## north
## PE
module PE (input [31:0] x, input [31:0] w, input [31:0] acc, output reg [31:0] res, input clk, output reg [31:0] wout);
  reg [31:0] S1;
  wire [31:0] addout,multout;
  always @(posedge clk) begin
    res <= addout;
    wout <= w;
  end
mult32 m1(.clk(clk),.en(1'b1),.rst(1'b0),.a(x),.b(w),.z(multout),.output_ready());
adder32 a1(.clk(clk),.en(1'b1),.rst(1'b0),.a(multout),.b(acc),.z(addout),.output_ready());
endmodule
For scale: roughly 5800 cells after synthesis, about 130 flip-flops, roughly 160 I/O pins, about 44000 um2 of cells after synthesis.
Settings: LEC_CHECK=0, CAP_MARGIN=20, CELL_PAD_IN_SITES_GLOBAL_PLACEMENT=0, CORE_ASPECT_RATIO=1.29, CORE_MARGIN=2, CORE_UTILIZATION=61, CTS_CLUSTER_SIZE=37, GPL_ROUTABILITY_DRIVEN=1, MAX_ROUTING_LAYER=met5, SETUP_SLACK_MARGIN=4.51, SLEW_MARGIN=35, TNS_END_PERCENT=5; clock period 15.5 ns.
run.sh (not shown) runs the stock make flow with config.mk's settings and CLKGATE_MAP_FILE=.
north finished all stages; however, its layout fails the closing checks, the failures being max-capacitance violations, max-slew violations, negative setup slack.
> inputs changed (north -> south)
Settings: swapping 4.51 for -1.22 in SETUP_SLACK_MARGIN; swapping 35 for 20 in SLEW_MARGIN; swapping 61 for 67 in CORE_UTILIZATION; clearing GPL_ROUTABILITY_DRIVEN, which used to be 1; clearing CORE_ASPECT_RATIO, which used to be 1.29; clearing CTS_CLUSTER_SIZE, which used to be 37; putting CTS_CLUSTER_DIAMETER at 359 where nothing was set; clearing TNS_END_PERCENT, which used to be 5; clearing CELL_PAD_IN_SITES_GLOBAL_PLACEMENT, which used to be 0; swapping met5 for met4 in MAX_ROUTING_LAYER; swapping 15.5 for 15.7 in the clock period (ns, I/O delays scaled along).
Results
Of north and south, not a single run came through the flow clean. As far as count of antenna-violating nets left after detailed routing goes, north and south are indistinguishable; the numbers are identical. After detailed routing, north needs more wire than south. | per-cell via count in the routed design | south vs north | about 3.3% lower |.
Changes in east relative to south:
Settings: swapping 67 for 69 in CORE_UTILIZATION; putting TNS_END_PERCENT at 10 where nothing was set; putting CTS_CLUSTER_SIZE at 100 where nothing was set; clearing MAX_ROUTING_LAYER, which used to be met4; putting ABC_AREA at 1 where nothing was set; putting PLACE_DENSITY at 0.38 where nothing was set; swapping 359 for 243 in CTS_CLUSTER_DIAMETER; swapping -1.22 for 3.22 in SETUP_SLACK_MARGIN; swapping 15.7 for 13.1 in the clock period (ns, I/O delays scaled along).
[summary]
east: it failed during global routing, and the tool reported GRT-0116. east vs south on initial core utilization: east is the higher one. Gate count after technology mapping: east vs south up 15%. Chip height (east vs. south) decreases by a few percent. east vs. south: count of unique library cells instantiated by Yosys went down by 45%. Going from south to east, the setup slack at placement was found to have gone down by 0.67 ns. Compared with south, east shows number of gates resized after CTS higher by 422. [east] synthesized area fell 4.1% relative to south. east: part of the Yosys area used for sequential elements higher than south. In the reports for south and east, the larger simple-gate share of the synthesized area belongs to east. Looking at area reported by Yosys stat, east sits about 4% lower than south does.
Modified inputs, west compared to east
Settings: CORE_UTILIZATION changed from 69 to 72; PLACE_DENSITY removed (was 0.38); CTS_CLUSTER_DIAMETER changed from 243 to 374.
- Initial cell density of the core ended up 3.2 points higher on west than on east.
- No final results exist for east, since it was stopped by error GRT-0116 during global routing.
- The flow ended early for west: it failed with a tool error in clock tree synthesis.
- west vs east: worst setup slack after placement down
- Compared with east, west shows HPWL after detailed placement that has gone up by a few percent.
- west ends up with a number of core rows that is 2 lower than in east.
- Delta(last weighted congestion value of the routability-driven placer, west - east) < 0
- Chip area estimate from yosys synthesis of west is on par with east.
- Re synthesized cell count: no difference whatsoever between west and east.
- west vs east: die size down in west
